[flow/config.mk]
export PLATFORM = sky130hd
export DESIGN_NAME = sdram_controller
export DESIGN_NICKNAME = sdram_controller
export VERILOG_FILES = /design/flow/design.v
export SDC_FILE = /design/flow/constraint.sdc
export NUM_CORES = 4
export LEC_CHECK = 0
export CAP_MARGIN = 10
export CELL_PAD_IN_SITES_DETAIL_PLACEMENT = 1
export CORE_ASPECT_RATIO = 1.56
export CORE_MARGIN = 9
export CORE_UTILIZATION = 40
export CTS_CLUSTER_DIAMETER = 155
export GPL_ROUTABILITY_DRIVEN = 0
export GPL_TIMING_DRIVEN = 0
export HOLD_SLACK_MARGIN = -0.04
export MAX_ROUTING_LAYER = met4
export MIN_ROUTING_LAYER = met2
export SLEW_MARGIN = 35
[flow/constraint.sdc]
create_clock -name core_clock -period 5.6 [get_ports {clk}]
set_input_delay 1.1200 -clock core_clock [delete_from_list [all_inputs] [get_ports {clk}]]
set_output_delay 1.1200 -clock core_clock [all_outputs]
set_load 0.01 [all_outputs]
[flow/design.v]
module sdram_controller (
    wr_addr,
    wr_data,
    wr_enable,
    rd_addr,
    rd_data,
    rd_ready,
    rd_enable,
    busy, rst_n, clk,
    addr, bank_addr, data_in, data_out, data_oe, clock_enable, cs_n, ras_n, cas_n, we_n,
    data_mask_low, data_mask_high
);
parameter ROW_WIDTH = 13;
parameter COL_WIDTH = 9;
parameter BANK_WIDTH = 2;
parameter SDRADDR_WIDTH = ROW_WIDTH > COL_WIDTH ? ROW_WIDTH : COL_WIDTH;
parameter HADDR_WIDTH = BANK_WIDTH + ROW_WIDTH + COL_WIDTH;
parameter CLK_FREQUENCY = 133;   
parameter REFRESH_TIME =  32;    
parameter REFRESH_COUNT = 8192;  
localparam CYCLES_BETWEEN_REFRESH = ( CLK_FREQUENCY
                                      * 1_000
                                      * REFRESH_TIME
                                    ) / REFRESH_COUNT;
localparam IDLE      = 5'b00000;
localparam INIT_NOP1 = 5'b01000,
           INIT_PRE1 = 5'b01001,
           INIT_NOP1_1=5'b00101,
           INIT_REF1 = 5'b01010,
           INIT_NOP2 = 5'b01011,
           INIT_REF2 = 5'b01100,
           INIT_NOP3 = 5'b01101,
           INIT_LOAD = 5'b01110,
           INIT_NOP4 = 5'b01111;
localparam REF_PRE  =  5'b00001,
           REF_NOP1 =  5'b00010,
           REF_REF  =  5'b00011,
           REF_NOP2 =  5'b00100;
localparam READ_ACT  = 5'b10000,
           READ_NOP1 = 5'b10001,
           READ_CAS  = 5'b10010,
           READ_NOP2 = 5'b10011,
           READ_READ = 5'b10100;
localparam WRIT_ACT  = 5'b11000,
           WRIT_NOP1 = 5'b11001,
           WRIT_CAS  = 5'b11010,
           WRIT_NOP2 = 5'b11011;
localparam CMD_PALL = 8'b10010001,
           CMD_REF  = 8'b10001000,
           CMD_NOP  = 8'b10111000,
           CMD_MRS  = 8'b10000000,
           CMD_BACT = 8'b10011000,
           CMD_READ = 8'b10101001,
           CMD_WRIT = 8'b10100001;
input  [HADDR_WIDTH-1:0]   wr_addr;
input  [15:0]              wr_data;
input                      wr_enable;
input  [HADDR_WIDTH-1:0]   rd_addr;
output [15:0]              rd_data;
input                      rd_enable;
output                     rd_ready;
output                     busy;
input                      rst_n;
input                      clk;
output [SDRADDR_WIDTH-1:0] addr;
output [BANK_WIDTH-1:0]    bank_addr;
input  [15:0]              data_in;
output [15:0]              data_out;
output                     data_oe;
output                     clock_enable;
output                     cs_n;
output                     ras_n;
output                     cas_n;
output                     we_n;
output                     data_mask_low;
output                     data_mask_high;
reg  [HADDR_WIDTH-1:0]   haddr_r;
reg  [15:0]              wr_data_r;
reg  [15:0]              rd_data_r;
reg                      busy;
reg                      data_mask_low_r;
reg                      data_mask_high_r;
reg [SDRADDR_WIDTH-1:0]  addr_r;
reg [BANK_WIDTH-1:0]     bank_addr_r;
reg                      rd_ready_r;
wire                     data_mask_low, data_mask_high;
assign data_mask_high = data_mask_high_r;
assign data_mask_low  = data_mask_low_r;
assign rd_data        = rd_data_r;
reg [3:0] state_cnt;
reg [9:0] refresh_cnt;
reg [7:0] command;
reg [4:0] state;
reg [7:0] command_nxt;
reg [3:0] state_cnt_nxt;
reg [4:0] next;
assign {clock_enable, cs_n, ras_n, cas_n, we_n} = command[7:3];
assign bank_addr      = (state[4]) ? bank_addr_r : command[2:1];
assign addr           = (state[4] | state == INIT_LOAD) ? addr_r : { {SDRADDR_WIDTH-11{1'b0}}, command[0], 10'd0 };
assign data_out = wr_data_r;
assign data_oe  = (state == WRIT_CAS);
assign rd_ready = rd_ready_r;
always @ (posedge clk)
  if (~rst_n)
    begin
    state <= INIT_NOP1;
    command <= CMD_NOP;
    state_cnt <= 4'hf;
    haddr_r <= {HADDR_WIDTH{1'b0}};
    wr_data_r <= 16'b0;
    rd_data_r <= 16'b0;
    busy <= 1'b0;
    end
  else
    begin
    state <= next;
    command <= command_nxt;
    if (!state_cnt)
      state_cnt <= state_cnt_nxt;
    else
      state_cnt <= state_cnt - 1'b1;
    if (wr_enable)
      wr_data_r <= wr_data;
    if (state == READ_READ)
      begin
      rd_data_r <= data_in;
      rd_ready_r <= 1'b1;
      end
    else
      rd_ready_r <= 1'b0;
    busy <= state[4];
    if (rd_enable)
      haddr_r <= rd_addr;
    else if (wr_enable)
      haddr_r <= wr_addr;
    end
always @ (posedge clk)
 if (~rst_n)
   refresh_cnt <= 10'b0;
 else
   if (state == REF_NOP2)
     refresh_cnt <= 10'b0;
   else
     refresh_cnt <= refresh_cnt + 1'b1;
always @*
begin
    if (state[4])
      {data_mask_low_r, data_mask_high_r} = 2'b00;
    else
      {data_mask_low_r, data_mask_high_r} = 2'b11;
   bank_addr_r = 2'b00;
   addr_r = {SDRADDR_WIDTH{1'b0}};
   if (state == READ_ACT | state == WRIT_ACT)
     begin
     bank_addr_r = haddr_r[HADDR_WIDTH-1:HADDR_WIDTH-(BANK_WIDTH)];
     addr_r = haddr_r[HADDR_WIDTH-(BANK_WIDTH+1):HADDR_WIDTH-(BANK_WIDTH+ROW_WIDTH)];
     end
   else if (state == READ_CAS | state == WRIT_CAS)
     begin
     bank_addr_r = haddr_r[HADDR_WIDTH-1:HADDR_WIDTH-(BANK_WIDTH)];
     addr_r = {
               {SDRADDR_WIDTH-(11){1'b0}},
               1'b1,                        
               {10-COL_WIDTH{1'b0}},
               haddr_r[COL_WIDTH-1:0]
              };
     end
   else if (state == INIT_LOAD)
     begin
     addr_r = {{SDRADDR_WIDTH-10{1'b0}}, 10'b1000110000};
     end
end
always @*
begin
   state_cnt_nxt = 4'd0;
   command_nxt = CMD_NOP;
   if (state == IDLE)
        if (refresh_cnt >= CYCLES_BETWEEN_REFRESH)
          begin
          next = REF_PRE;
          command_nxt = CMD_PALL;
          end
        else if (rd_enable)
          begin
          next = READ_ACT;
          command_nxt = CMD_BACT;
          end
        else if (wr_enable)
          begin
          next = WRIT_ACT;
          command_nxt = CMD_BACT;
          end
        else
          begin
          next = IDLE;
          end
    else
      if (!state_cnt)
        case (state)
          INIT_NOP1:
            begin
            next = INIT_PRE1;
            command_nxt = CMD_PALL;
            end
          INIT_PRE1:
            begin
            next = INIT_NOP1_1;
            end
          INIT_NOP1_1:
            begin
            next = INIT_REF1;
            command_nxt = CMD_REF;
            end
          INIT_REF1:
            begin
            next = INIT_NOP2;
            state_cnt_nxt = 4'd7;
            end
          INIT_NOP2:
            begin
            next = INIT_REF2;
            command_nxt = CMD_REF;
            end
          INIT_REF2:
            begin
            next = INIT_NOP3;
            state_cnt_nxt = 4'd7;
            end
          INIT_NOP3:
            begin
            next = INIT_LOAD;
            command_nxt = CMD_MRS;
            end
          INIT_LOAD:
            begin
            next = INIT_NOP4;
            state_cnt_nxt = 4'd1;
            end
          REF_PRE:
            begin
            next = REF_NOP1;
            end
          REF_NOP1:
            begin
            next = REF_REF;
            command_nxt = CMD_REF;
            end
          REF_REF:
            begin
            next = REF_NOP2;
            state_cnt_nxt = 4'd7;
            end
          WRIT_ACT:
            begin
            next = WRIT_NOP1;
            state_cnt_nxt = 4'd1;
            end
          WRIT_NOP1:
            begin
            next = WRIT_CAS;
            command_nxt = CMD_WRIT;
            end
          WRIT_CAS:
            begin
            next = WRIT_NOP2;
            state_cnt_nxt = 4'd1;
            end
          READ_ACT:
            begin
            next = READ_NOP1;
            state_cnt_nxt = 4'd1;
            end
          READ_NOP1:
            begin
            next = READ_CAS;
            command_nxt = CMD_READ;
            end
          READ_CAS:
            begin
            next = READ_NOP2;
            state_cnt_nxt = 4'd1;
            end
          READ_NOP2:
            begin
            next = READ_READ;
            end
          default:
            begin
            next = IDLE;
            end
          endcase
      else
        begin
        next = state;
        command_nxt = command;
        end
end
endmodule
[flow/run.sh]
#!/bin/bash
# the make line also repeats each setting of config.mk as NAME=value (left out here)
make -C /OpenROAD-flow-scripts/flow DESIGN_CONFIG=/design/flow/config.mk WORK_HOME=/design/flow/orfs CLKGATE_MAP_FILE= finish
==> job_summary.md, run 1 <==
## PnR job results

| Metric | Value |
|---|---|
| Outcome | `timing/DRC/antenna clean` |
| Max IR drop VDD | `155.1 uV` |
| Vias in the first global route | `6381` |
| Crit path kind | `input pin to flop` |
| Clk pwr | `0.639 mW` |
| Total power | `1.495 mW` |
| CTS root buf | `clkbuf_16` |
| Combinational Power Share | `0.111` |
| Worst min-delay path class | `flop to flop` |
| Main logic family | `simple AND/OR/NAND/NOR gates` |
| Max clock buf depth | `2` |
| Design area | `0.006038 mm^2` |
| Final tally of hold violations | `0` |
| Register share after synthesis | `0.4400` |
| Cell Type Count | `58` |
| Log Warnings | `33` |
| Crit start category | `input pin` |
| Synthesized area per cell | `8.520 um^2` |
| Clock latency (worst-skew pair) | `350 ps` |
| Area leader share | `0.4328` |
| Ports | `141` |
| Sw frac | `0.2504` |
| CTS tree | `built` |
| Final setup fails | `0` |
| Post-Syn Area | `0.004209 mm^2` |
| Hold endpoint | `rd_data_r[13]` |
| Maxcap violations | `0` |
| Place WS | `1434 ps` |
| Fin nets | `736` |
| Top-count cell post-synth | `nor2_1` |
| Setup TNS | `0 ps` |
| Die Wd | `100.1 um` |
| Syn-to-layout area delta | `43.46%` |
| TritonCTS Buffers | `9` |
| Worst R2R Setup Slack | `1750 ps` |
| Critical path arrival | `4170 ps` |
| DR DRC count | `0` |
| Post-CTS Setup Inserts | `0` |
| Antenna Nets Post-Route | `0` |
| Static Leakage | `2.402 nW` |
| I/O Buffers | `137` |
| Xor/xnor share | `0.01665` |
| Yosys warns | `1` |
| Post-synth EDFFs | `1` |
| First-pass GRT wire length | `24950 um` |
| Cts hold-fix bufs | `0` |
| DP HPWL | `11820 um` |
| Synth cell count leaders | `nor2_1 (94), dfxtp_1 (91), mux2i_1 (53), nand2_1 (53), a21oi_1 (48)` |
| Mux area share | `0.1296` |
| GRT Util Overall | `0.3444` |
| CP bufs+invs | `4` |
| Vias per cell | `7.378` |
| Worst Hold Depth | `2` |
| Total die size | `0.01463 mm^2` |
| Min setup slack post-route | `1658 ps` |
| CP cell instances | `clkdlybuf4s50_1 -> clkbuf_1 -> inv_2 -> nor3_1 -> inv_1 -> ha_1 -> nor2b_1 -> or3_1 -> and3_1` |
| Via Count | `5666` |
| Max incr delay on CP | `710 ps` |
| Hold path startpoint | `rd_data_r[13]` |
| Post-Syn Instances | `494` |
| Minimum clock period | `3942 ps` |
| Syn Nets | `588` |
| Internal | `1.121 mW` |
| Final Hold Slack | `455.7 ps` |
| Part of the power in registers | `0.462` |
| Highest-power group | `sequential cells` |
| Fillcell total | `1216` |
| Synth Register Bits | `92` |
| Least-Margin Pin Slew | `886.9 ps` |
| Logic power comb | `0.165 mW` |
| Largest net degree at the start of global routing | `17` |
| Synth area leader | `dfxtp_1` |
| WL per Instance | `20.54 um` |
| Max transition margin | `0.4087` |
| AND-OR/OR-AND share of the synthesized area | `0.1263` |
| Setup Skew | `6.506 ps` |
| Placed Cells | `751` |
| Clock share of power | `0.427` |
| Sequential logic power | `0.691 mW` |
| Req. time, crit path | `5830 ps` |
| Critical Path Slowest Stage Cell | `nor3_1` |
| Stages on the worst setup path | `9` |
| Initial DRC count | `839` |
| Max Freq | `253.7 MHz` |
| Sw power | `0.3743 mW` |
| Core area | `0.01024 mm^2` |
| CP startpoint | `rst_n` |
| Critical Path Fanout Max | `9` |
| Clock Sinks | `92` |
| Basic Gates by Area | `0.2078` |
| Core Rows | `46` |
| Pwr dens | `247.6 mW/mm^2` |
| Placed cell area | `0.005736 mm^2` |
| Top_reg_cell synth | `dfxtp_1` |
| Finished Core Util | `0.5894` |
| Total gr overflow | `0` |
| Adder share | `0.02973` |
| Ranking of synthesized cells by area | `dfxtp_1 (43%), mux2i_1 (13%), nor2_1 (8.4%)` |
| Clk pin slew, worst setup/hold paths | `70 ps` |
| PostCTS Resize Cnt | `0` |
| Max Slew Vio Count | `0` |
| Initial antenna violation count | `0` |
| First-pass detailed-route iteration total | `6` |
| Worst path top cell family by delay | `buffers and inverters` |
| RSZ-0062 raised after global routing | `no` |
| Total wire length | `15780 um` |
| Core Util at FP | `0.4108` |
| CP Capture Type | `flop` |
| Die Ht | `146.1 um` |
| Final Instance Count excl. Fillers | `768` |
| Yosys synthesis chip area | `0.004209 mm^2` |
| Worst Reg2Reg Path Length in Cells | `11` |
| Cycle use final | `0.7040` |
| Worst reg2reg startpoint | `state_cnt[0]` |
| Ys cells | `494` |
| H-Tree Depth | `3` |
| Asr flop ratio synth | `0` |
[layer usage]
layer  wire, um  track usage  up-vias  part of all wire
li1           -            -     1966                 -
met1          0            -     1966                 0
met2       8959       0.4275     1588              0.57
met3       5579       0.4143      146              0.35
met4       1236      0.05607        0             0.078
met5          0            -        -                 0
[final cells by class]
cell class                 count  area [um^2]  share of cell area
multi-input combinational    356         2160              0.3576
clock buffer                   9        225.2             0.03730
sequential                    92         1852              0.3067
inverter                      14        55.05            0.009117
tap                          120        150.1             0.02487
antenna                        1        2.502           0.0004144
timing repair buffer         137         1371              0.2271
clock inverter                 7        73.82             0.01223
buffer                        32        148.9             0.02466
==> run 2, diff against run 1 <==
CAP_MARGIN = 20   (was 10)
CELL_PAD_IN_SITES_DETAIL_PLACEMENT = 0   (was 1)
CORE_ASPECT_RATIO = 1.65   (was 1.56)
CORE_MARGIN = 3   (was 9)
CORE_UTILIZATION = 51   (was 40)
CTS_CLUSTER_DIAMETER = 358   (was 155)
CTS_CLUSTER_SIZE = 93   (was not set)
GPL_ROUTABILITY_DRIVEN = not set   (was 0)
HOLD_SLACK_MARGIN = 0.05   (was -0.04)
MAX_ROUTING_LAYER = met5   (was met4)
PLACE_DENSITY_LB_ADDON = 0.13   (was not set)
SETUP_SLACK_MARGIN = 1.12   (was not set)
SLEW_MARGIN = 10   (was 35)
TNS_END_PERCENT = 60   (was not set)
clock period = 4.09 ns   (was 5.6 ns; I/O delays follow)
==> job_summary.md, run 2 <==
## PnR job results

| Metric | Value |
|---|---|
| Pwr dens | `320.0 mW/mm^2` |
| Worst reg2reg startpoint | `state_cnt[0]` |
| Asr flop ratio synth | `0` |
| Clk pwr | `0.773 mW` |
| CP Capture Type | `output pin` |
| AND-OR/OR-AND share of the synthesized area | `0.1263` |
| DR DRC count | `0` |
| Clock Sinks | `92` |
| Max incr delay on CP | `550 ps` |
| Total gr overflow | `0` |
| Logic power comb | `0.218 mW` |
| Maxcap violations | `0` |
| Via Count | `5563` |
| Total die size | `0.009414 mm^2` |
| Ranking of synthesized cells by area | `dfxtp_1 (43%), mux2i_1 (13%), nor2_1 (8.4%)` |
| Syn Nets | `588` |
| Cts hold-fix bufs | `0` |
| Vias per cell | `7.329` |
| DP HPWL | `8957 um` |
| H-Tree Depth | `3` |
| Setup TNS | `0 ps` |
| Synth Register Bits | `92` |
| Combinational Power Share | `0.113` |
| Final tally of hold violations | `0` |
| Antenna Cells | `0` |
| Syn-to-layout area delta | `43.85%` |
| Hold endpoint | `command[4]` |
| Log Warnings | `35` |
| Worst R2R Setup Slack | `1290 ps` |
| Synthesized area per cell | `8.520 um^2` |
| Die Ht | `122.7 um` |
| Die Wd | `76.73 um` |
| Crit path kind | `flop to output pin` |
| Stages on the worst setup path | `5` |
| Basic Gates by Area | `0.2078` |
| Setup Skew | `8.089 ps` |
| Static Leakage | `2.440 nW` |
| Core Util at FP | `0.5235` |
| CP bufs+invs | `3` |
| Critical Path Slowest Stage Cell | `clkdlybuf4s50_1` |
| Antenna Nets Post-Route | `0` |
| Highest-power group | `sequential cells` |
| Worst Reg2Reg Path Length in Cells | `11` |
| Total wire length | `11900 um` |
| Sw frac | `0.2406` |
| Adder share | `0.02973` |
| Main logic family | `simple AND/OR/NAND/NOR gates` |
| Worst setup endpoint | `addr[3]` |
| Final Hold Slack | `453.8 ps` |
| Max Slew Vio Count | `0` |
| Area leader share | `0.4328` |
| Xor/xnor share | `0.01665` |
| Outcome | `timing/DRC/antenna clean` |
| Worst Hold Depth | `2` |
| Max transition margin | `0.4211` |
| Top_reg_cell synth | `dfxtp_1` |
| Register share after synthesis | `0.4400` |
| Clk pin slew, worst setup/hold paths | `70 ps` |
| Ports | `141` |
| Least-Margin Pin Slew | `868.4 ps` |
| Top-count cell post-synth | `nor2_1` |
| WL per Instance | `15.68 um` |
| Vias in the first global route | `5599` |
| Post-synth EDFFs | `1` |
| Sw power | `0.4661 mW` |
| RSZ-0062 raised after global routing | `yes` |
| Critical path arrival | `2130 ps` |
| Initial DRC count | `1391` |
| Initial antenna violation count | `0` |
| Max Freq | `339.1 MHz` |
| Max clock buf depth | `2` |
| Core area | `0.008040 mm^2` |
| CTS root buf | `clkbuf_16` |
| Final setup fails | `0` |
| TritonCTS Buffers | `9` |
| CP startpoint | `state[2]` |
| First-pass detailed-route iteration total | `51` |
| Cycle use final | `0.7210` |
| Req. time, crit path | `3270 ps` |
| Post-Syn Area | `0.004209 mm^2` |
| Mux area share | `0.1296` |
| Internal | `1.472 mW` |
| Core Rows | `42` |
| Synth cell count leaders | `nor2_1 (94), dfxtp_1 (91), mux2i_1 (53), nand2_1 (53), a21oi_1 (48)` |
| First-pass GRT wire length | `18660 um` |
| I/O Buffers | `137` |
| Worst min-delay path class | `flop to flop` |
| Critical Path Fanout Max | `9` |
| Clock share of power | `0.399` |
| Clock latency (worst-skew pair) | `350 ps` |
| Largest net degree at the start of global routing | `16` |
| Max IR drop VDD | `286.7 uV` |
| Cell Type Count | `58` |
| Crit start category | `flop` |
| Fin nets | `738` |
| Sequential logic power | `0.946 mW` |
| GPL Wtd Cong | `0.8687` |
| GRT Util Overall | `0.3781` |
| CP cell instances | `buf_2 -> or3_1 -> clkbuf_2 -> nor2_1 -> clkdlybuf4s50_1` |
| Worst path top cell family by delay | `buffers and inverters` |
| Minimum clock period | `2949 ps` |
| Fillcell total | `646` |
| Part of the power in registers | `0.488` |
| Yosys warns | `1` |
| CTS tree | `built` |
| Synth area leader | `dfxtp_1` |
| Post-Syn Instances | `494` |
| Yosys synthesis chip area | `0.004209 mm^2` |
| Ys cells | `494` |
-- run 2: layout make-up --
cell class | count | area (um^2) | share of cell area
Inverter | 14 | 55.05 | 0.009093
Clock buffer | 11 | 232.7 | 0.03844
Tap cell | 110 | 137.6 | 0.02273
Timing Repair Buffer | 139 | 1389 | 0.2294
Sequential cell | 92 | 1853 | 0.3061
Buffer | 32 | 158.9 | 0.02625
Multi-Input combinational cell | 356 | 2190 | 0.3616
Clock inverter | 5 | 38.79 | 0.006406
-- run 2: per-layer routing --
layer / GRT usage / vias up / share of wire
li1: - / 1964 / -
met1: - / 1964 / 0
met2: 0.5175 / 1448 / 0.56
met3: 0.4068 / 187 / 0.32
met4: 0.1213 / 0 / 0.11
met5: 0 / - / 0
-- run 2: repair_timing --
item                       in CTS  in global routing
resized                         7                 13
setup endpoints to repair      26                 21
pin swaps                       0                  1
buffers inserted                0                  2
-- run 2: stage by stage --
stage	total power [mW]	instances	utilization	area, um^2	setup WS, ps
after floorplan	1.055	494	-	4209	1184
after global placement	1.173	741	0.7112	5718	387.0
after detailed placement	1.179	741	0.7112	5718	348.8
after CTS	1.933	757	0.7481	6015	1010
after global routing	1.993	759	0.7530	6055	1073
final	1.938	759	0.7530	6055	1141
==> run 3, diff against run 2 <==
CELL_PAD_IN_SITES_DETAIL_PLACEMENT = not set   (was 0)
CORE_ASPECT_RATIO = not set   (was 1.65)
CORE_MARGIN = 2   (was 3)
CORE_UTILIZATION = 59   (was 51)
CTS_CLUSTER_DIAMETER = 312   (was 358)
CTS_CLUSTER_SIZE = 96   (was 93)
GPL_TIMING_DRIVEN = not set   (was 0)
HOLD_SLACK_MARGIN = not set   (was 0.05)
MAX_ROUTING_LAYER = not set   (was met5)
MIN_ROUTING_LAYER = not set   (was met2)
PLACE_DENSITY = 0.6   (was not set)
PLACE_DENSITY_LB_ADDON = not set   (was 0.13)
SETUP_SLACK_MARGIN = not set   (was 1.12)
SLEW_MARGIN = 20   (was 10)
TNS_END_PERCENT = not set   (was 60)
clock period = 4.46 ns   (was 4.09 ns; I/O delays follow)
==> job_summary.md, run 3 <==
## PnR job results

| Metric | Value |
|---|---|
| Clock Sinks | `92` |
| GPL Wtd Cong | `0.9102` |
| Log Warnings | `35` |
| Clock share of power | `0.357` |
| Via Count | `3960` |
| Req. time, crit path | `3570 ps` |
| Register share after synthesis | `0.4400` |
| Static Leakage | `2.314 nW` |
| Max incr delay on CP | `670 ps` |
| Antenna Nets Post-Route | `0` |
| Worst Hold Depth | `2` |
| Total wire length | `11310 um` |
| Top-count cell post-synth | `nor2_1` |
| Antenna Cells | `0` |
| Die Wd | `88.46 um` |
| Outcome | `timing/DRC/antenna clean` |
| Core area | `0.006832 mm^2` |
| CTS root buf | `clkbuf_8` |
| Cycle use final | `0.7700` |
| Yosys warns | `1` |
| Initial DRC count | `198` |
| Post-synth EDFFs | `1` |
| Critical Path Slowest Stage Cell | `nor3_1` |
| Yosys synthesis chip area | `0.004209 mm^2` |
| Internal | `1.258 mW` |
| Ranking of synthesized cells by area | `dfxtp_1 (43%), mux2i_1 (13%), nor2_1 (8.4%)` |
| Crit start category | `flop` |
| Worst setup endpoint | `addr[4]` |
| CP bufs+invs | `2` |
| Met3 Use GR | `0.07649` |
| Ports | `141` |
| PostCTS Resize Cnt | `0` |
| Syn-to-layout area delta | `38.08%` |
| Sw power | `0.3872 mW` |
| Pwr dens | `283.0 mW/mm^2` |
| Main logic family | `simple AND/OR/NAND/NOR gates` |
| H-Tree Depth | `3` |
| GRT Util Overall | `0.2850` |
| Critical Path Fanout Max | `8` |
| Least-Margin Pin Slew | `840.0 ps` |
| Max IR drop VDD | `226.4 uV` |
| Minimum clock period | `3434 ps` |
| Clock latency (worst-skew pair) | `350 ps` |
| Part of the power in registers | `0.526` |
| Clk pwr | `0.586 mW` |
| First-pass GRT wire length | `17440 um` |
| Hold endpoint | `command[4]` |
| Worst Reg2Reg Path Length in Cells | `8` |
| Basic Gates by Area | `0.2078` |
| Post-Syn Instances | `494` |
| CTS tree | `built` |
| Max Slew Vio Count | `0` |
| Xor/xnor share | `0.01665` |
| Largest net degree at the start of global routing | `62` |
| Syn Nets | `588` |
| Worst min-delay path class | `flop to flop` |
| Asr flop ratio synth | `0` |
| Vias in the first global route | `3658` |
| Clk pin slew, worst setup/hold paths | `90 ps` |
| CP Capture Type | `output pin` |
| Post-CTS Setup Inserts | `0` |
| Worst path top cell family by delay | `simple AND/OR/NAND/NOR gates` |
| Post-Syn Area | `0.004209 mm^2` |
| Cts hold-fix bufs | `0` |
| I/O Buffers | `138` |
| Met2 Use GR | `0.4792` |
| Cell Type Count | `58` |
| Met1 Usage GRT | `0.3487` |
| Worst reg2reg startpoint | `state[1]` |
| Max clock buf depth | `2` |
| Final tally of hold violations | `0` |
| Area leader share | `0.4328` |
| Core Util at FP | `0.6161` |
| Max transition margin | `0.4357` |
| Sequential logic power | `0.866 mW` |
| Mux area share | `0.1296` |
| Die Ht | `88.46 um` |
| Fin nets | `711` |
| Max Freq | `291.2 MHz` |
| Setup TNS | `0 ps` |
| Ys cells | `494` |
| Sw frac | `0.2354` |
| Final setup fails | `0` |
| Top Usage Layer GRT | `met2` |
| Worst R2R Setup Slack | `1350 ps` |
| Synth cell count leaders | `nor2_1 (94), dfxtp_1 (91), mux2i_1 (53), nand2_1 (53), a21oi_1 (48)` |
| Synth Register Bits | `92` |
| Logic power comb | `0.193 mW` |
| Highest-power group | `sequential cells` |
| Maxcap violations | `0` |
| DP HPWL | `8033 um` |
| Synth area leader | `dfxtp_1` |
| Setup Skew | `8.252 ps` |
| TritonCTS Buffers | `9` |
| Combinational Power Share | `0.117` |
| RSZ-0062 raised after global routing | `no` |
| Crit path kind | `flop to output pin` |
| Initial antenna violation count | `0` |
| Core Rows | `30` |
| Stages on the worst setup path | `5` |
| CP cell instances | `inv_1 -> nor3_1 -> nor2_1 -> a21oi_1 -> clkdlybuf4s50_1` |
| Vias per cell | `5.523` |
| CP startpoint | `state[4]` |
| First-pass detailed-route iteration total | `5` |
| Total power | `1.645 mW` |
| Adder share | `0.02973` |
| WL per Instance | `15.78 um` |
| DR DRC count | `0` |
| AND-OR/OR-AND share of the synthesized area | `0.1263` |
| Synthesized area per cell | `8.520 um^2` |
| Critical path arrival | `2540 ps` |
| Top_reg_cell synth | `dfxtp_1` |
| Total die size | `0.007825 mm^2` |
| Total gr overflow | `0` |
[run 3: area by class of cell]
| cell class | count | area, um^2 |
|---|---|---|
| timing repair buffer | 144 | 1421 |
| multi-input combinational | 356 | 2155 |
| clock inverter | 5 | 60.06 |
| sequential | 92 | 1852 |
| tap | 96 | 120.1 |
| fill | 425 | 1020 |
| inverter | 14 | 55.05 |
| clock buffer | 10 | 148.9 |
[run 3: metrics by stage]
stage | hold WS, ps | setup WS, ps | instance area, um^2 | cells | util
global route | 476.2 | 956.1 | 5812 | 717 | 0.8507
global placement | 439.6 | 1134 | 5603 | 702 | 0.8201
detailed placement | 436.8 | 1002 | 5603 | 702 | 0.8201
CTS | 462.6 | 1059 | 5812 | 717 | 0.8507
floorplan | 423.8 | 1554 | 4209 | 494 | -
finish | 462.8 | 1026 | 5812 | 717 | 0.8507
[run 3: layer usage]
layer | vias to the layer above | wire (um) | share of wire
li1 | 1922 | - | -
met1 | 1822 | 4809 | 0.43
met2 | 184 | 5319 | 0.47
met3 | 32 | 780 | 0.069
met4 | 0 | 404 | 0.036
met5 | - | 0 | 0
==> run 4, diff against run 3 <==
CORE_UTILIZATION = 58   (was 59)
CTS_CLUSTER_DIAMETER = not set   (was 312)
CTS_CLUSTER_SIZE = 29   (was 96)
clock period = 3.15 ns   (was 4.46 ns; I/O delays follow)
==> job_summary.md, run 4 <==
## PnR job results

| Metric | Value |
|---|---|
| TritonCTS Buffers | `9` |
| Worst reg2reg startpoint | `state_cnt[0]` |
| Synth area leader | `dfxtp_1` |
| Clock Sinks | `92` |
| I/O Buffers | `138` |
| CP cell instances | `inv_1 -> or3_1 -> o21ai_0 -> clkdlybuf4s50_1` |
| Synth cell count leaders | `nor2_1 (94), dfxtp_1 (91), mux2i_1 (53), nand2_1 (53), a21oi_1 (48)` |
| Vias per cell | `5.405` |
| Max incr delay on CP | `640 ps` |
| Core area | `0.007137 mm^2` |
| Total gr overflow | `0` |
| Area leader share | `0.4328` |
| Logic power comb | `0.273 mW` |
| Basic Gates by Area | `0.2078` |
| Max clock buf depth | `2` |
| Sw frac | `0.2563` |
| Log Warnings | `35` |
| Synthesized area per cell | `8.520 um^2` |
| Critical path arrival | `2360 ps` |
| Post-synth EDFFs | `1` |
| Highest-power group | `sequential cells` |
| Largest net degree at the start of global routing | `61` |
| Antenna Cells | `0` |
| Max IR drop VDD | `208.1 uV` |
| GRT Util Overall | `0.2737` |
| Syn Nets | `588` |
| Static Leakage | `2.333 nW` |
| Maxcap violations | `0` |
| Stages on the worst setup path | `4` |
| Asr flop ratio synth | `0` |
| Setup TNS | `0 ps` |
| Core Rows | `31` |
| GPL Wtd Cong | `0.8588` |
| Minimum clock period | `2988 ps` |
| Total power | `2.246 mW` |
| Post-Syn Area | `0.004209 mm^2` |
| Die Wd | `89.19 um` |
| Critical Path Slowest Stage Cell | `clkdlybuf4s50_1` |
| Hold endpoint | `command[4]` |
| Critical Path Fanout Max | `8` |
| Final setup fails | `0` |
| CTS root buf | `clkbuf_8` |
| Via Count | `3924` |
| First-pass GRT wire length | `16890 um` |
| Yosys synthesis chip area | `0.004209 mm^2` |
| Max Slew Vio Count | `0` |
| Part of the power in registers | `0.546` |
| DR DRC count | `0` |
| Combinational Power Share | `0.122` |
| Clock latency (worst-skew pair) | `360 ps` |
| Main logic family | `simple AND/OR/NAND/NOR gates` |
| Post-Syn Instances | `494` |
| Worst R2R Setup Slack | `460 ps` |
| Internal | `1.670 mW` |
| Worst min-delay path class | `flop to flop` |
| PostCTS Resize Cnt | `0` |
| Adder share | `0.02973` |
| Cell Type Count | `58` |
| Ys cells | `494` |
| Core Util at FP | `0.5898` |
| Max transition margin | `0.5749` |
| Vias in the first global route | `3596` |
| AND-OR/OR-AND share of the synthesized area | `0.1263` |
| Max Freq | `334.7 MHz` |
| Worst Reg2Reg Path Length in Cells | `9` |
| Clk pwr | `0.747 mW` |
| Ports | `141` |
| Die Ht | `89.19 um` |
| RSZ-0062 raised after global routing | `no` |
| Clock share of power | `0.333` |
| Antenna Nets Post-Route | `0` |
| Worst setup endpoint | `addr[10]` |
| Clk pin slew, worst setup/hold paths | `100 ps` |
| Least-Margin Pin Slew | `635.8 ps` |
| Post-CTS Setup Inserts | `0` |
| Top-count cell post-synth | `nor2_1` |
| Xor/xnor share | `0.01665` |
| Total die size | `0.007954 mm^2` |
| Outcome | `timing/DRC/antenna clean` |
| Fin nets | `716` |
| Synth Register Bits | `92` |
| Initial antenna violation count | `0` |
| Sequential logic power | `1.23 mW` |
| Register share after synthesis | `0.4400` |
| Initial DRC count | `209` |
| Cycle use final | `0.9485` |
| Total wire length | `11110 um` |
| DP HPWL | `8161 um` |
| Cts hold-fix bufs | `0` |
| Fillcell total | `473` |
| CP startpoint | `state[4]` |
| CP Capture Type | `output pin` |
| Setup Skew | `12.59 ps` |
| Pwr dens | `385.5 mW/mm^2` |
| Worst Hold Depth | `2` |
| Req. time, crit path | `2520 ps` |
| Ranking of synthesized cells by area | `dfxtp_1 (43%), mux2i_1 (13%), nor2_1 (8.4%)` |
| Mux area share | `0.1296` |
| Sw power | `0.5757 mW` |
| Crit start category | `flop` |
| Syn-to-layout area delta | `38.41%` |
| Crit path kind | `flop to output pin` |
| Worst path top cell family by delay | `buffers and inverters` |
| WL per Instance | `15.31 um` |
| Top_reg_cell synth | `dfxtp_1` |
| First-pass detailed-route iteration total | `5` |
| Yosys warns | `1` |
| CP bufs+invs | `2` |
| CTS tree | `built` |
| Final tally of hold violations | `0` |
| H-Tree Depth | `3` |
run 4: routing by layer:
| metal | wire [um] | up-vias | track usage | share of wire |
|---|---|---|---|---|
| li1 | - | 1931 | - | - |
| met1 | 4655 | 1799 | 0.3476 | 0.42 |
| met2 | 5320 | 173 | 0.4539 | 0.48 |
| met3 | 835 | 21 | 0.05171 | 0.075 |
| met4 | 302 | 0 | 0.1208 | 0.027 |
| met5 | 0 | - | 0 | 0 |
run 4: stage by stage:
step	hold WS, ps	util	std cells	area (um^2)	setup WS [ps]
6_report	461.4	0.8163	726	5826	162.4
5_1_grt	475.6	0.8163	726	5826	96.85
4_1_cts	462.6	0.8163	726	5826	167.2
3_5_place_dp	440.9	0.7908	710	5644	335.1
3_3_place_gp	438.2	0.7908	710	5644	380.2
2_1_floorplan	423.8	-	494	4209	243.5
run 4: layout make-up:
cell class	count	area, um^2	share of cell area
Clock inverter	7	57.56	0.009880
Sequential cell	92	1852	0.3179
Clock buffer	9	123.9	0.02126
Inverter	14	55.05	0.009450
Multi-Input combinational cell	356	2155	0.3698
Timing Repair Buffer	149	1459	0.2504
Tap cell	99	123.9	0.02126
==> run 5, diff against run 4 <==
CORE_UTILIZATION = 20   (was 58)
CTS_CLUSTER_SIZE = not set   (was 29)
clock period = 8.94 ns   (was 3.15 ns; I/O delays follow)
==> job_summary.md, run 5 <==
## PnR job results

| Metric | Value |
|---|---|
| Least-Margin Pin Slew | `966.7 ps` |
| Synthesized area per cell | `8.520 um^2` |
| Fin nets | `709` |
| Mux area share | `0.1296` |
| Xor/xnor share | `0.01665` |
| Die Ht | `149.1 um` |
| Initial DRC count | `140` |
| Internal | `0.6872 mW` |
| Clock latency (worst-skew pair) | `340 ps` |
| Worst path top cell family by delay | `buffers and inverters` |
| Via Count | `3756` |
| Clock share of power | `0.412` |
| Adder share | `0.02973` |
| I/O Buffers | `138` |
| Syn-to-layout area delta | `44.80%` |
| Largest net degree at the start of global routing | `63` |
| RSZ-0062 raised after global routing | `no` |
| Logic area | `0.002155 mm^2` |
| Hold endpoint | `rd_data_r[9]` |
| CTS tree | `built` |
| Sequential logic power | `0.432 mW` |
| Ranking of synthesized cells by area | `dfxtp_1 (43%), mux2i_1 (13%), nor2_1 (8.4%)` |
| GRT Util Overall | `0.1050` |
| Total die size | `0.02222 mm^2` |
| Syn Nets | `588` |
| Finished Core Util | `0.2927` |
| Asr flop ratio synth | `0` |
| Vias per cell | `4.197` |
| AND-OR/OR-AND share of the synthesized area | `0.1263` |
| Clk pin slew, worst setup/hold paths | `60 ps` |
| Final tally of hold violations | `0` |
| Register share after synthesis | `0.4400` |
| Initial antenna violation count | `0` |
| Max Freq | `218.9 MHz` |
| Pwr dens | `146.7 mW/mm^2` |
| Clk pwr | `0.368 mW` |
| Vias in the first global route | `3664` |
| Total power | `0.8939 mW` |
| Top-count cell post-synth | `nor2_1` |
| Yosys synthesis chip area | `0.004209 mm^2` |
| DR DRC count | `0` |
| DP HPWL | `8487 um` |
| Synth area leader | `dfxtp_1` |
| Max transition margin | `0.3506` |
| Worst reg2reg startpoint | `state[1]` |
| Max Slew Vio Count | `0` |
| Final setup fails | `0` |
| Setup TNS | `0 ps` |
| Place WS | `4049 ps` |
| Minimum clock period | `4569 ps` |
| Yosys warns | `1` |
| CP Capture Type | `flop` |
| First-pass GRT wire length | `18550 um` |
| Main logic family | `simple AND/OR/NAND/NOR gates` |
| Maxcap violations | `0` |
| Part of the power in registers | `0.483` |
| Antenna Nets Post-Route | `0` |
| Cell Type Count | `58` |
| Critical path arrival | `4820 ps` |
| Antenna Cells | `0` |
| Worst Reg2Reg Path Length in Cells | `8` |
| Sw power | `0.2067 mW` |
| Core area | `0.02082 mm^2` |
| Worst Hold Depth | `2` |
| Outcome | `timing/DRC/antenna clean` |
| Combinational Power Share | `0.105` |
| H-Tree Depth | `3` |
| Crit path kind | `input pin to flop` |
| Logic power comb | `0.0938 mW` |
| Static Leakage | `2.341 nW` |
| Synth Register Bits | `92` |
| Cycle use final | `0.5111` |
| Post-Syn Area | `0.004209 mm^2` |
| Seq. cell area | `0.001852 mm^2` |
| Max clock buf depth | `2` |
| Top_reg_cell synth | `dfxtp_1` |
| CTS root buf | `clkbuf_16` |
| PostCTS Resize Cnt | `0` |
| Synth cell count leaders | `nor2_1 (94), dfxtp_1 (91), mux2i_1 (53), nand2_1 (53), a21oi_1 (48)` |
| Req. time, crit path | `9190 ps` |
| WL per Instance | `13.17 um` |
| Stages on the worst setup path | `9` |
| Worst min-delay path class | `flop to flop` |
| Total gr overflow | `0` |
| Sw frac | `0.2312` |
| Log Warnings | `33` |
| Ys cells | `494` |
| Min setup slack post-route | `4371 ps` |
| CP bufs+invs | `4` |
| Total wire length | `11790 um` |
| Clock Sinks | `92` |
| Core Util at FP | `0.2021` |
| Post-CTS Setup Inserts | `0` |
| Setup Skew | `5.353 ps` |
| GPL Wtd Cong | `0.7944` |
| CP cell instances | `clkdlybuf4s50_1 -> inv_2 -> buf_4 -> nor3_1 -> inv_1 -> ha_1 -> and2_1 -> a311o_1 -> o32ai_1` |
| Critical Path Slowest Stage Cell | `clkdlybuf4s50_1` |
| Post-synth EDFFs | `1` |
| Ports | `141` |
| CP startpoint | `rst_n` |
| Hold path startpoint | `rd_data_r[9]` |
| Die Wd | `149.1 um` |
| Core Rows | `53` |
| Highest-power group | `sequential cells` |
| Basic Gates by Area | `0.2078` |
| Worst R2R Setup Slack | `5850 ps` |
| Area leader share | `0.4328` |
| Critical Path Fanout Max | `62` |
| Crit start category | `input pin` |
| Max IR drop VDD | `89.32 uV` |
| First-pass detailed-route iteration total | `4` |
| Cts hold-fix bufs | `0` |
| Max incr delay on CP | `900 ps` |
| Post-Syn Instances | `494` |
| TritonCTS Buffers | `9` |
| Fillcell total | `2254` |
-- run 5: cell type report --
| cell class | count | area share |
|---|---|---|
| multi-input combinational | 356 | 0.3535 |
| sequential | 92 | 0.3038 |
| timing repair buffer | 142 | 0.2299 |
| tap | 275 | 0.05646 |
| clock buffer | 12 | 0.04209 |
| inverter | 14 | 0.009033 |
| clock inverter | 4 | 0.005132 |
-- run 5: metal layers --
layer  global-route usage  share of wire  up-vias
met5                    0              0        -
met4              0.03667          0.017        0
met3              0.03150          0.063       13
met2               0.1786           0.48       81
met1               0.1258           0.44     1739
li1                     -              -     1923
-- run 5: metrics by stage --
step	hold WS [ps]	instance area, um^2	instances
global placement	442.7	5807	879
finish	454.6	6095	895
floorplan	423.8	4209	494
detailed placement	444.7	5807	879
CTS	455.8	6095	895
global route	467.8	6095	895
==> run 6, diff against run 5 <==
CORE_ASPECT_RATIO = 1.18   (was not set)
CORE_UTILIZATION = 55   (was 20)
CTS_CLUSTER_DIAMETER = 373   (was not set)
CTS_CLUSTER_SIZE = 96   (was not set)
TNS_END_PERCENT = 10   (was not set)
clock period = 7.5 ns   (was 8.94 ns; I/O delays follow)
==> job_summary.md, run 6 <==
## PnR job results

| Metric | Value |
|---|---|
| Clock latency (worst-skew pair) | `350 ps` |
| Worst path top cell family by delay | `simple AND/OR/NAND/NOR gates` |
| CP cell instances | `inv_1 -> nor3_1 -> nor2_1 -> a21oi_1 -> clkdlybuf4s50_1` |
| Combinational Power Share | `0.107` |
| Setup Skew | `8.903 ps` |
| Vias in the first global route | `3908` |
| Post-CTS Setup Inserts | `0` |
| Post-Syn Area | `0.004209 mm^2` |
| Design area | `0.005858 mm^2` |
| Least-Margin Pin Slew | `879.0 ps` |
| Xor/xnor share | `0.01665` |
| Crit path kind | `flop to output pin` |
| Vias per cell | `5.544` |
| Total die size | `0.008371 mm^2` |
| CP Capture Type | `output pin` |
| Part of the power in registers | `0.484` |
| Top_reg_cell synth | `dfxtp_1` |
| Synth Register Bits | `92` |
| CP bufs+invs | `2` |
| Top-count cell post-synth | `nor2_1` |
| Ranking of synthesized cells by area | `dfxtp_1 (43%), mux2i_1 (13%), nor2_1 (8.4%)` |
| CTS root buf | `clkbuf_8` |
| Fin nets | `710` |
| Ys cells | `494` |
| Syn-to-layout area delta | `39.18%` |
| Core Util at FP | `0.5686` |
| Highest-power group | `sequential cells` |
| DP HPWL | `7833 um` |
| Worst R2R Setup Slack | `4360 ps` |
| First-pass GRT wire length | `18230 um` |
| Hold path startpoint | `rd_data_r[3]` |
| Static Leakage | `2.333 nW` |
| AND-OR/OR-AND share of the synthesized area | `0.1263` |
| Basic Gates by Area | `0.2078` |
| Crit start category | `flop` |
| Ports | `141` |
| RSZ-0062 raised after global routing | `no` |
| Post-synth EDFFs | `1` |
| Core area | `0.007402 mm^2` |
| H-Tree Depth | `3` |
| Clock Sinks | `92` |
| Internal | `0.8383 mW` |
| Worst min-delay path class | `flop to flop` |
| WL per Instance | `15.70 um` |
| CTS tree | `built` |
| GRT Util Overall | `0.2680` |
| GPL Wtd Cong | `0.8366` |
| Sw power | `0.2255 mW` |
| Minimum clock period | `4018 ps` |
| Antenna Cells | `0` |
| Asr flop ratio synth | `0` |
| Max Freq | `248.9 MHz` |
| Adder share | `0.02973` |
| Placed cell area | `0.005580 mm^2` |
| Initial DRC count | `196` |
| Cts hold-fix bufs | `0` |
| Via Count | `3942` |
| Synth cell count leaders | `nor2_1 (94), dfxtp_1 (91), mux2i_1 (53), nand2_1 (53), a21oi_1 (48)` |
| CP startpoint | `state[4]` |
| Setup TNS | `0 ps` |
| Antenna Nets Post-Route | `0` |
| Total wire length | `11160 um` |
| Critical Path Fanout Max | `8` |
| Log Warnings | `36` |
| Final tally of hold violations | `0` |
| Main logic family | `simple AND/OR/NAND/NOR gates` |
| Logic power comb | `0.114 mW` |
| Clk pin slew, worst setup/hold paths | `90 ps` |
| Clk pwr | `0.435 mW` |
| Max IR drop VDD | `137.1 uV` |
| Largest net degree at the start of global routing | `62` |
| Post-Syn Instances | `494` |
| Core Rows | `34` |
| Die Wd | `84.53 um` |
| TritonCTS Buffers | `9` |
| Cell Type Count | `58` |
| Worst reg2reg startpoint | `state[1]` |
| First-pass detailed-route iteration total | `6` |
| Maxcap violations | `0` |
| Yosys warns | `1` |
| Worst Hold Depth | `2` |
| Critical path arrival | `2520 ps` |
| Stages on the worst setup path | `5` |
| Yosys synthesis chip area | `0.004209 mm^2` |
| Max Slew Vio Count | `0` |
| DR DRC count | `0` |
| Cycle use final | `0.5358` |
| Die Ht | `99.03 um` |
| Mux area share | `0.1296` |
| Max incr delay on CP | `690 ps` |
| I/O Buffers | `138` |
| Critical Path Slowest Stage Cell | `nor3_1` |
| Worst Reg2Reg Path Length in Cells | `8` |
| Max clock buf depth | `2` |
| Synthesized area per cell | `8.520 um^2` |
| Final setup fails | `0` |
| Pwr dens | `181.6 mW/mm^2` |
| Sw frac | `0.2120` |
| Area leader share | `0.4328` |
| Initial antenna violation count | `0` |
| Max transition margin | `0.4132` |
| Total gr overflow | `0` |
| Sequential logic power | `0.515 mW` |
| Clock share of power | `0.409` |
| Hold endpoint | `rd_data_r[3]` |
| Req. time, crit path | `6000 ps` |
| Register share after synthesis | `0.4400` |
| Synth area leader | `dfxtp_1` |
| Outcome | `timing/DRC/antenna clean` |
| PostCTS Resize Cnt | `0` |
| Worst setup endpoint | `addr[4]` |
| Syn Nets | `588` |
==> run 6: final cells by class <==
| class | instances | area, um^2 |
|---|---|---|
| Timing Repair Buffer | 143 | 1411 |
| Fill cell | 545 | 1544 |
| Multi-Input combinational cell | 356 | 2155 |
| Sequential cell | 92 | 1852 |
| Clock inverter | 6 | 135.1 |
| Clock buffer | 10 | 137.6 |
| Inverter | 14 | 55.05 |
| Tap cell | 90 | 112.6 |
==> run 6: routing by layer <==
| layer | wire, um | GRT usage |
|---|---|---|
| met5 | 0 | 0 |
| met3 | 770 | 0.07119 |
| met4 | 494 | 0.1380 |
| met2 | 5391 | 0.4512 |
| met1 | 4506 | 0.3119 |
==> run 6: through the flow <==
stage	instances	utilization	hold WS [ps]	worst slack, ps	power [mW]
global route	711	0.7914	474.7	3264	1.105
CTS	710	0.7907	459.8	3481	1.072
detailed placement	694	0.7539	445.1	3207	0.6391
global placement	694	0.7539	439.5	3294	0.6357
floorplan	494	-	423.8	4104	0.5754
finish	711	0.7914	457.1	3482	1.064
==> run 7, diff against run 6 <==
CELL_PAD_IN_SITES_DETAIL_PLACEMENT = 0   (was not set)
CORE_ASPECT_RATIO = 1.65   (was 1.18)
CORE_UTILIZATION = 70   (was 55)
CTS_CLUSTER_DIAMETER = 89   (was 373)
CTS_CLUSTER_SIZE = 37   (was 96)
GPL_TIMING_DRIVEN = 1   (was not set)
HOLD_SLACK_MARGIN = 0.05   (was not set)
MAX_ROUTING_LAYER = met5   (was not set)
MIN_ROUTING_LAYER = met1   (was not set)
PLACE_DENSITY = not set   (was 0.6)
SETUP_SLACK_MARGIN = 0.15   (was not set)
SLEW_MARGIN = 10   (was 20)
TNS_END_PERCENT = 60   (was 10)
clock period = 2.81 ns   (was 7.5 ns; I/O delays follow)
==> job_summary.md, run 7 <==
## Implementation flow summary

| Metric | Value |
|---|---|
| Outcome | `did not finish` |
| Exit stage | `3_3_place_gp` |
| Err | `[ERROR GPL-0301] Utilization 102.916 % exceeds 100%.` |
| Cell Type Count | `58` |
| Top_reg_cell synth | `dfxtp_1` |
| Total die size | `0.006669 mm^2` |
| Xor/xnor share | `0.01665` |
| AND-OR/OR-AND share of the synthesized area | `0.1263` |
| Ports | `141` |
| Core Util at FP | `0.7188` |
| Register share after synthesis | `0.4400` |
| Synth area leader | `dfxtp_1` |
| Post-Syn Area | `0.004209 mm^2` |
| Synth cell count leaders | `nor2_1 (94), dfxtp_1 (91), mux2i_1 (53), nand2_1 (53), a21oi_1 (48)` |
| Core Rows | `36` |
| Die Ht | `103.6 um` |
| Ys cells | `494` |
| Mux area share | `0.1296` |
| Die Wd | `64.37 um` |
| Adder share | `0.02973` |
| Area leader share | `0.4328` |
| Post-Syn Instances | `494` |
| Ranking of synthesized cells by area | `dfxtp_1 (43%), mux2i_1 (13%), nor2_1 (8.4%)` |
| Synthesized area per cell | `8.520 um^2` |
| Asr flop ratio synth | `0` |
| Top-count cell post-synth | `nor2_1` |
| Yosys synthesis chip area | `0.004209 mm^2` |
| Main logic family | `simple AND/OR/NAND/NOR gates` |
| Basic Gates by Area | `0.2078` |
| Post-synth EDFFs | `1` |
| Syn Nets | `588` |
| Yosys warns | `1` |
| Synth Register Bits | `92` |
| Core area | `0.005856 mm^2` |
==> run 8, diff against run 7 <==
CELL_PAD_IN_SITES_DETAIL_PLACEMENT = not set   (was 0)
CORE_ASPECT_RATIO = not set   (was 1.65)
CORE_UTILIZATION = 58   (was 70)
CTS_CLUSTER_DIAMETER = not set   (was 89)
CTS_CLUSTER_SIZE = 29   (was 37)
GPL_TIMING_DRIVEN = not set   (was 1)
HOLD_SLACK_MARGIN = not set   (was 0.05)
MAX_ROUTING_LAYER = not set   (was met5)
MIN_ROUTING_LAYER = not set   (was met1)
PLACE_DENSITY = 0.6   (was not set)
SETUP_SLACK_MARGIN = not set   (was 0.15)
SLEW_MARGIN = 20   (was 10)
TNS_END_PERCENT = not set   (was 60)
clock period = 3.11 ns   (was 2.81 ns; I/O delays follow)
==> job_summary.md, run 8 <==
## PnR job results

| Metric | Value |
|---|---|
| Clock latency (worst-skew pair) | `370 ps` |
| Setup Skew | `10.42 ps` |
| PostCTS Resize Cnt | `0` |
| Cell Type Count | `58` |
| Yosys warns | `1` |
| Top-count cell post-synth | `nor2_1` |
| Highest-power group | `sequential cells` |
| Minimum clock period | `2926 ps` |
| RSZ-0062 raised after global routing | `no` |
| AND-OR/OR-AND share of the synthesized area | `0.1263` |
| Total gr overflow | `0` |
| Cts hold-fix bufs | `0` |
| Worst R2R Setup Slack | `340 ps` |
| Pwr dens | `400.1 mW/mm^2` |
| Sw power | `0.6269 mW` |
| Initial antenna violation count | `0` |
| Max Slew Vio Count | `0` |
| WL per Instance | `16.15 um` |
| Cycle use final | `0.9410` |
| Worst reg2reg startpoint | `state_cnt[0]` |
| First-pass GRT wire length | `18240 um` |
| Post-Syn Instances | `494` |
| DP HPWL | `8483 um` |
| Final setup fails | `0` |
| Logic area | `0.002155 mm^2` |
| First-pass detailed-route iteration total | `5` |
| Part of the power in registers | `0.532` |
| Clk pin slew, worst setup/hold paths | `110 ps` |
| Max Freq | `341.7 MHz` |
| Basic Gates by Area | `0.2078` |
| Logic power comb | `0.277 mW` |
| CTS root buf | `clkbuf_8` |
| Post-synth EDFFs | `1` |
| Ports | `141` |
| Combinational Power Share | `0.119` |
| Register share after synthesis | `0.4400` |
| Worst min-delay path class | `flop to flop` |
| GPL Wtd Cong | `0.8771` |
| Worst Reg2Reg Path Length in Cells | `9` |
| Static Leakage | `2.335 nW` |
| Antenna Nets Post-Route | `0` |
| I/O Buffers | `138` |
| Post-Syn Area | `0.004209 mm^2` |
| Asr flop ratio synth | `0` |
| Main logic family | `simple AND/OR/NAND/NOR gates` |
| Final Instance Count excl. Fillers | `725` |
| Clock Sinks | `92` |
| Synth cell count leaders | `nor2_1 (94), dfxtp_1 (91), mux2i_1 (53), nand2_1 (53), a21oi_1 (48)` |
| Synth Register Bits | `92` |
| Mux area share | `0.1296` |
| Vias in the first global route | `3863` |
| Core area | `0.007137 mm^2` |
| Sw frac | `0.2684` |
| CP bufs+invs | `3` |
| Area leader share | `0.4328` |
| Final tally of hold violations | `0` |
| Xor/xnor share | `0.01665` |
| Critical Path Fanout Max | `8` |
| Critical path arrival | `2300 ps` |
| CP Capture Type | `output pin` |
| GRT Util Overall | `0.2985` |
| H-Tree Depth | `3` |
| Die Ht | `89.19 um` |
| Log Warnings | `35` |
| TritonCTS Buffers | `9` |
| Seq. cell area | `0.001852 mm^2` |
| Core Util at FP | `0.5898` |
| CP startpoint | `state[4]` |
| Antenna Cells | `0` |
| Core Rows | `31` |
| Total wire length | `11710 um` |
| Sequential logic power | `1.24 mW` |
| Crit start category | `flop` |
| Place WS | `175.4 ps` |
| Post-CTS Setup Inserts | `0` |
| Synthesized area per cell | `8.520 um^2` |
| Setup TNS | `0 ps` |
| Die Wd | `89.19 um` |
| Clock share of power | `0.350` |
| Ranking of synthesized cells by area | `dfxtp_1 (43%), mux2i_1 (13%), nor2_1 (8.4%)` |
| Critical Path Slowest Stage Cell | `clkdlybuf4s50_1` |
| Clk pwr | `0.817 mW` |
| Ys cells | `494` |
| Via Count | `4009` |
| Worst Hold Depth | `2` |
| Max IR drop VDD | `249.0 uV` |
| Crit path kind | `flop to output pin` |
| Max clock buf depth | `2` |
| Fin nets | `715` |
| Least-Margin Pin Slew | `678.3 ps` |
| DR DRC count | `0` |
| Syn Nets | `588` |
| Stages on the worst setup path | `5` |
| Top_reg_cell synth | `dfxtp_1` |
| CTS tree | `built` |
| Placed Cells | `709` |
| Yosys synthesis chip area | `0.004209 mm^2` |
| Outcome | `timing/DRC/antenna clean` |
| Worst setup endpoint | `data_oe` |
| Req. time, crit path | `2490 ps` |
| Syn-to-layout area delta | `38.67%` |
| Initial DRC count | `194` |
| Total die size | `0.007954 mm^2` |
| Maxcap violations | `0` |
| Min setup slack post-route | `183.6 ps` |
| Vias per cell | `5.530` |
| Worst path top cell family by delay | `buffers and inverters` |
| Synth area leader | `dfxtp_1` |
| Internal | `1.709 mW` |
| Hold endpoint | `command[4]` |
| Largest net degree at the start of global routing | `61` |
| CP cell instances | `inv_1 -> nor3_1 -> buf_4 -> and3_1 -> clkdlybuf4s50_1` |
| Fillcell total | `477` |
| Adder share | `0.02973` |
| Max transition margin | `0.5478` |
| Max incr delay on CP | `560 ps` |
run 8: metal layers:
layer,share of wire,global-route usage
met5,0,0
met4,0.021,0.1140
met3,0.072,0.06002
met2,0.51,0.5407
met1,0.40,0.3451
run 8: cell type report:
class | count | area share
timing repair buffer | 148 | 0.2487
tap | 99 | 0.02122
clock inverter | 7 | 0.01308
multi-input combinational | 356 | 0.3691
sequential | 92 | 0.3173
inverter | 14 | 0.009432
clock buffer | 9 | 0.02122
run 8: through the flow:
stage	total power [mW]	hold WS [ps]	cell area [um^2]	utilization
after floorplan	1.388	423.8	4209	-
after global placement	1.532	440.0	5637	0.7898
after detailed placement	1.543	446.7	5637	0.7898
after CTS	2.337	465.1	5837	0.8178
after global routing	2.427	498.8	5837	0.8178
final	2.335	458.8	5837	0.8178
==> run 9, diff against run 8 <==
CELL_PAD_IN_SITES_DETAIL_PLACEMENT = 0   (was not set)
CORE_ASPECT_RATIO = 1.65   (was not set)
CORE_UTILIZATION = 66   (was 58)
CTS_CLUSTER_DIAMETER = 92   (was not set)
CTS_CLUSTER_SIZE = not set   (was 29)
GPL_TIMING_DRIVEN = 1   (was not set)
HOLD_SLACK_MARGIN = 0.05   (was not set)
MAX_ROUTING_LAYER = met5   (was not set)
MIN_ROUTING_LAYER = met1   (was not set)
PLACE_DENSITY = not set   (was 0.6)
SETUP_SLACK_MARGIN = -0.21   (was not set)
SLEW_MARGIN = 10   (was 20)
TNS_END_PERCENT = 60   (was not set)
clock period = 2.34 ns   (was 3.11 ns; I/O delays follow)
==> job_summary.md, run 9 <==
## Implementation flow summary

| Metric | Value |
|---|---|
| Synth area leader | `dfxtp_1` |
| DP HPWL | `11740 um` |
| Outcome | `did not finish` |
| Err | `[ERROR DPL-0033] detailed placement checks failed during check placement.` |
| Area leader share | `0.4328` |
| Cell Type Count | `58` |
| Basic Gates by Area | `0.2078` |
| Core Util at FP | `0.6785` |
| Mux area share | `0.1296` |
| Top_reg_cell synth | `dfxtp_1` |
| GPL Wtd Cong | `1.012` |
| AND-OR/OR-AND share of the synthesized area | `0.1263` |
| Exit stage | `4_1_cts` |
| Main logic family | `simple AND/OR/NAND/NOR gates` |
| Adder share | `0.02973` |
| Ranking of synthesized cells by area | `dfxtp_1 (43%), mux2i_1 (13%), nor2_1 (8.4%)` |
| Ports | `141` |
| Synth cell count leaders | `nor2_1 (94), dfxtp_1 (91), mux2i_1 (53), nand2_1 (53), a21oi_1 (48)` |
| Total die size | `0.007052 mm^2` |
| Register share after synthesis | `0.4400` |
| Synth Register Bits | `92` |
| I/O Buffers | `138` |
| Core Rows | `37` |
| Top-count cell post-synth | `nor2_1` |
| Synthesized area per cell | `8.520 um^2` |
| Place WS | `-346.9 ps` |
| Placed Cells | `723` |
| Xor/xnor share | `0.01665` |
| Post-Syn Area | `0.004209 mm^2` |
| Ys cells | `494` |
| Syn Nets | `588` |
| Post-Syn Instances | `494` |
| Core area | `0.006203 mm^2` |
| Post-synth EDFFs | `1` |
| Asr flop ratio synth | `0` |
| Yosys synthesis chip area | `0.004209 mm^2` |
| Die Wd | `66.17 um` |
| Die Ht | `106.6 um` |
| Yosys warns | `1` |
==> run 9: per-stage QoR <==
| step | area, um^2 | hold WS (ps) | setup TNS (ps) |
|---|---|---|---|
| 2_1_floorplan | 4220 | 423.8 | -285.1 |
| 3_5_place_dp | 5883 | 448.2 | -1847 |
| 3_3_place_gp | 5883 | 441.4 | -361.0 |
==> run 10, diff against run 9 <==
CELL_PAD_IN_SITES_DETAIL_PLACEMENT = not set   (was 0)
CORE_ASPECT_RATIO = not set   (was 1.65)
CORE_UTILIZATION = 55   (was 66)
CTS_CLUSTER_DIAMETER = not set   (was 92)
CTS_CLUSTER_SIZE = 96   (was not set)
GPL_TIMING_DRIVEN = not set   (was 1)
HOLD_SLACK_MARGIN = not set   (was 0.05)
MAX_ROUTING_LAYER = not set   (was met5)
MIN_ROUTING_LAYER = not set   (was met1)
PLACE_DENSITY = 0.6   (was not set)
SETUP_SLACK_MARGIN = not set   (was -0.21)
SLEW_MARGIN = 20   (was 10)
TNS_END_PERCENT = not set   (was 60)
clock period = 6.21 ns   (was 2.34 ns; I/O delays follow)
==> job_summary.md, run 10 <==
## PnR job results

| Metric | Value |
|---|---|
| DR DRC count | `0` |
| H-Tree Depth | `3` |
| Critical path arrival | `4570 ps` |
| Crit start category | `input pin` |
| Initial antenna violation count | `0` |
| CP cell instances | `clkdlybuf4s50_1 -> inv_2 -> nor3_1 -> inv_1 -> ha_1 -> nor2b_1 -> or3_1 -> and3_1` |
| AND-OR/OR-AND share of the synthesized area | `0.1263` |
| Stages on the worst setup path | `8` |
| Ys cells | `494` |
| Initial DRC count | `216` |
| Core Util at FP | `0.5742` |
| Max incr delay on CP | `910 ps` |
| Syn-to-layout area delta | `38.26%` |
| Outcome | `timing/DRC/antenna clean` |
| Static Leakage | `2.317 nW` |
| Die Ht | `91.48 um` |
| Minimum clock period | `4308 ps` |
| Cts hold-fix bufs | `0` |
| Clk pwr | `0.459 mW` |
| Max transition margin | `0.3127` |
| Maxcap violations | `0` |
| Vias per cell | `5.408` |
| Worst path top cell family by delay | `buffers and inverters` |
| Worst reg2reg startpoint | `state[1]` |
| Ranking of synthesized cells by area | `dfxtp_1 (43%), mux2i_1 (13%), nor2_1 (8.4%)` |
| Worst R2R Setup Slack | `3140 ps` |
| Post-CTS Setup Inserts | `0` |
| Clk pin slew, worst setup/hold paths | `100 ps` |
| Core area | `0.007331 mm^2` |
| Post-synth EDFFs | `1` |
| DP HPWL | `7721 um` |
| Top_reg_cell synth | `dfxtp_1` |
| Fillcell total | `489` |
| CTS tree | `built` |
| CP startpoint | `rst_n` |
| Asr flop ratio synth | `0` |
| Combinational Power Share | `0.111` |
| Max Freq | `232.1 MHz` |
| Ports | `141` |
| Logic power comb | `0.136 mW` |
| Syn Nets | `588` |
| Basic Gates by Area | `0.2078` |
| Post-Syn Instances | `494` |
| Core Rows | `31` |
| Antenna Nets Post-Route | `0` |
| Worst Reg2Reg Path Length in Cells | `8` |
| Max clock buf depth | `2` |
| TritonCTS Buffers | `9` |
| Sw frac | `0.2366` |
| Setup Skew | `7.235 ps` |
| Internal | `0.9282 mW` |
| RSZ-0062 raised after global routing | `no` |
| Antenna Cells | `0` |
| Critical Path Fanout Max | `62` |
| Total die size | `0.008369 mm^2` |
| Max IR drop VDD | `133.5 uV` |
| Post-Syn Area | `0.004209 mm^2` |
| Mux area share | `0.1296` |
| Design area | `0.005819 mm^2` |
| Synth area leader | `dfxtp_1` |
| Setup TNS | `0 ps` |
| Register share after synthesis | `0.4400` |
| Yosys warns | `1` |
| I/O Buffers | `138` |
| Placed cell area | `0.005584 mm^2` |
| Final setup fails | `0` |
| Req. time, crit path | `6470 ps` |
| Clock Sinks | `92` |
| Final tally of hold violations | `0` |
| First-pass detailed-route iteration total | `5` |
| Main logic family | `simple AND/OR/NAND/NOR gates` |
| First-pass GRT wire length | `17390 um` |
| Cell Type Count | `58` |
| Area leader share | `0.4328` |
| Part of the power in registers | `0.511` |
| Cycle use final | `0.6937` |
| PostCTS Resize Cnt | `0` |
| Worst Hold Depth | `2` |
| CP Capture Type | `flop` |
| Least-Margin Pin Slew | `1030 ps` |
| Max Slew Vio Count | `0` |
| Synth cell count leaders | `nor2_1 (94), dfxtp_1 (91), mux2i_1 (53), nand2_1 (53), a21oi_1 (48)` |
| Synthesized area per cell | `8.520 um^2` |
| Log Warnings | `35` |
| Hold path startpoint | `rd_data_r[1]` |
| Fin nets | `709` |
| Total power | `1.216 mW` |
| Top-count cell post-synth | `nor2_1` |
| Clock share of power | `0.377` |
| Total wire length | `10870 um` |
| Vias in the first global route | `3564` |
| Synth Register Bits | `92` |
| Hold endpoint | `rd_data_r[1]` |
| Largest net degree at the start of global routing | `63` |
| Worst min-delay path class | `flop to flop` |
| Highest-power group | `sequential cells` |
| GRT Util Overall | `0.2583` |
| Xor/xnor share | `0.01665` |
| GPL Wtd Cong | `0.8357` |
| Yosys synthesis chip area | `0.004209 mm^2` |
| CTS root buf | `clkbuf_8` |
| WL per Instance | `15.12 um` |
| Adder share | `0.02973` |
| Critical Path Slowest Stage Cell | `clkdlybuf4s50_1` |
| Via Count | `3888` |
| Sw power | `0.2877 mW` |
| Pwr dens | `208.9 mW/mm^2` |
| Crit path kind | `input pin to flop` |
| Clock latency (worst-skew pair) | `360 ps` |
| CP bufs+invs | `3` |
| Sequential logic power | `0.622 mW` |
| Total gr overflow | `0` |
| Die Wd | `91.48 um` |
## run 10: stage by stage
step / hold slack (ps) / utilization / instances / setup slack, ps
finish: 460.0 / 0.7938 / 719 / 1902
global route: 481.1 / 0.7938 / 719 / 1552
CTS: 460.9 / 0.7931 / 718 / 1911
detailed placement: 440.1 / 0.7617 / 702 / 1513
global placement: 441.5 / 0.7617 / 702 / 1664
floorplan: 423.8 / - / 494 / 3072
## run 10: per-layer routing
metal | wire [um] | up-vias | share of wire | track usage
met5 | 0 | - | 0 | 0
met4 | 212 | 0 | 0.019 | 0.09470
met3 | 666 | 19 | 0.061 | 0.03983
met2 | 5272 | 156 | 0.48 | 0.4350
met1 | 4722 | 1792 | 0.43 | 0.3342
li1 | - | 1921 | - | -
## run 10: area by class of cell
type / instances / area (um^2) / area share
clock buffer: 9 / 123.9 / 0.02129
clock inverter: 7 / 106.4 / 0.01828
inverter: 14 / 55.05 / 0.009460
multi-input combinational: 356 / 2155 / 0.3702
sequential: 92 / 1852 / 0.3182
tap: 99 / 123.9 / 0.02129
timing repair buffer: 142 / 1404 / 0.2412
No activity file was given, so power comes from the tool's default toggle rates.
